== sierra ==
// ANITA3_simple_trigger
module ANITA3_simple_trigger( clk250_i,
										rst_i,
										L1_i,
										trig_o,
										scal_o,
										scal_L1_o,
										disable_i,
										refpulse_i,
										mon_scal_o,
										ant_mask_i,
										phi_mask_i,
										phi_o,
										count_o
										);
Size in the first run: roughly 4,300 cells after synthesis, ~1,900 flip-flops, ~52,000 sq um of cells after synthesis.
clock: 4.75 ns
lec_check: 0
cap_margin: 35
cell_pad_in_sites_detail_placement: 1
cell_pad_in_sites_global_placement: 2
core_aspect_ratio: 1.99
core_margin: 8
core_utilization: 70
cts_cluster_size: 16
gpl_routability_driven: 0
hold_slack_margin: 0.1
max_routing_layer: met5
min_routing_layer: met2
place_density_lb_addon: 0.12
setup_slack_margin: 0.91
slew_margin: 10
tns_end_percent: 25
run.sh (not shown) runs the stock make flow with config.mk's settings and CLKGATE_MAP_FILE=.
sierra did not finish; a tool error ended it in 3_1_place_gp_skip_io.
The inputs of maple differ from those of sierra as listed below.
Settings: CORE_ASPECT_RATIO no longer set, was 1.99; CAP_MARGIN now 0, was 35; CTS_CLUSTER_SIZE now 32, was 16; CORE_MARGIN now 2, was 8; TNS_END_PERCENT no longer set, was 25; CELL_PAD_IN_SITES_GLOBAL_PLACEMENT no longer set, was 2; HOLD_SLACK_MARGIN no longer set, was 0.1; SETUP_SLACK_MARGIN now 0.44, was 0.91; GPL_ROUTABILITY_DRIVEN no longer set, was 0; CELL_PAD_IN_SITES_DETAIL_PLACEMENT no longer set, was 1; PLACE_DENSITY_LB_ADDON now 0.0, was 0.12; CORE_UTILIZATION now 72, was 70; MIN_ROUTING_LAYER no longer set, was met2; the clock period (ns, I/O delays scaled along) now 1.49, was 4.75.
Results
- Final checks on maple, whose flow otherwise completed, came back failing, citing setup timing.
- From sierra to maple the numbers moved as follows: number of core rows moved down; mean post-synth cell area level; compound-cell area share of the yosys netlist level; count of different cell masters after synthesis level; die extent in y moved down.
- maple: chip area is about 11% lower than what sierra reported.
- maple against sierra: core footprint down 3.4%, die boundary width went up.
diff inputs: maple => indigo
Settings: PLACE_DENSITY_LB_ADDON: 0.0 -> unset; CTS_CLUSTER_SIZE: 32 -> 10; ABC_AREA: unset -> 1; MAX_ROUTING_LAYER: met5 -> unset; SLEW_MARGIN: 10 -> 20; SETUP_SLACK_MARGIN: 0.44 -> 0.15; CAP_MARGIN: 0 -> 20; the clock period (ns, I/O delays scaled along): 1.49 -> 1.9.
Findings:
Looking at the reports, indigo completed the entire flow and the layout it produced met the timing, DRC and antenna checks. In indigo the global-route wire length before repair turned out about 4.3% lower than in maple. indigo vs maple — x dimension of the die rose about 1.8%. Met3 wire length: indigo vs maple down about 40%. As of indigo, number of buffers added by the clock tree synthesis step had risen by more than 10% compared to maple. Going from maple to indigo, instance count of the mapped netlist moved up, number of fill cells moved up, basic-gate share of the synthesized area counting and, or, nand and nor cells moved down, number of antenna cells inserted moved down.
Relative to indigo, the following input files were edited for xenon:
Settings: setting PLACE_DENSITY_LB_ADDON to 0.0 for the first time; removing ABC_AREA (formerly 1); changing CTS_CLUSTER_SIZE from 10 to 31; removing SETUP_SLACK_MARGIN (formerly 0.15); changing the clock period (ns, I/O delays scaled along) from 1.9 to 1.57.
Sort xenon and indigo by number of buffers inserted by post-CTS setup repair, ascending, and indigo comes first. Taking xenon over indigo, the total power consumption of the routed design ratio works out to 1.2. Compared with indigo, in xenon design area now sits lower; cell-internal power now sits higher. Per the comparison of xenon with indigo, non-clock buffer count up 70; number of global-route vias before repair now smaller.

========
ANITA3_simple_trigger again, from the RTL that the note above started with.
Settings: LEC_CHECK=0, CAP_MARGIN=20, CORE_MARGIN=2, CORE_UTILIZATION=46, SLEW_MARGIN=20; clock period 2.68 ns.
The starting point completed with no timing, DRC or antenna violations.
Next try:
Settings changed: CORE_ASPECT_RATIO set to 0.72, CORE_UTILIZATION 46 to 40, CTS_CLUSTER_DIAMETER set to 348, TNS_END_PERCENT set to 45.
Clock period 2.68 ns to 4.0 ns, I/O delays scaled along.
Via count falls by 1.1%.
Clock-buffer cell count falls by 17.
Hold slack is better by 150 ps.
Next try:
Settings changed: ABC_AREA set to 0, CELL_PAD_IN_SITES_GLOBAL_PLACEMENT set to 3, CORE_ASPECT_RATIO 0.72 to 1.18, CORE_MARGIN 2 to 7, CORE_UTILIZATION 40 to 68, CTS_CLUSTER_DIAMETER 348 to not set, CTS_CLUSTER_SIZE set to 42, GPL_ROUTABILITY_DRIVEN set to 0, GPL_TIMING_DRIVEN set to 0, MIN_ROUTING_LAYER set to met2, SLEW_MARGIN 20 to 5, TNS_END_PERCENT 45 to 95.
The new run did not get past global placement without I/O (3_1_place_gp_skip_io) with GPL-0301.
Area after synthesis is unchanged.
Die size decreases by 37%.
Synthesized cell count stays the same.
Next try:
Settings changed: ABC_AREA 0 to not set, CELL_PAD_IN_SITES_GLOBAL_PLACEMENT 3 to not set, CORE_ASPECT_RATIO 1.18 to not set, CORE_MARGIN 7 to 2, CORE_UTILIZATION 68 to 40, CTS_CLUSTER_SIZE 42 to not set, GPL_ROUTABILITY_DRIVEN 0 to not set, GPL_TIMING_DRIVEN 0 to not set, MIN_ROUTING_LAYER met2 to not set, SETUP_SLACK_MARGIN set to 0.52, SLEW_MARGIN 5 to 20, TNS_END_PERCENT 95 to not set.
Clock period 4.0 ns to 2.68 ns, I/O delays scaled along.
Result:
- This time the run completed with no timing, DRC or antenna violations
- synthesized area stays the same
- die size went up by about 60%
- synthesized cell count stays the same
Power and IR drop assume default switching activity.
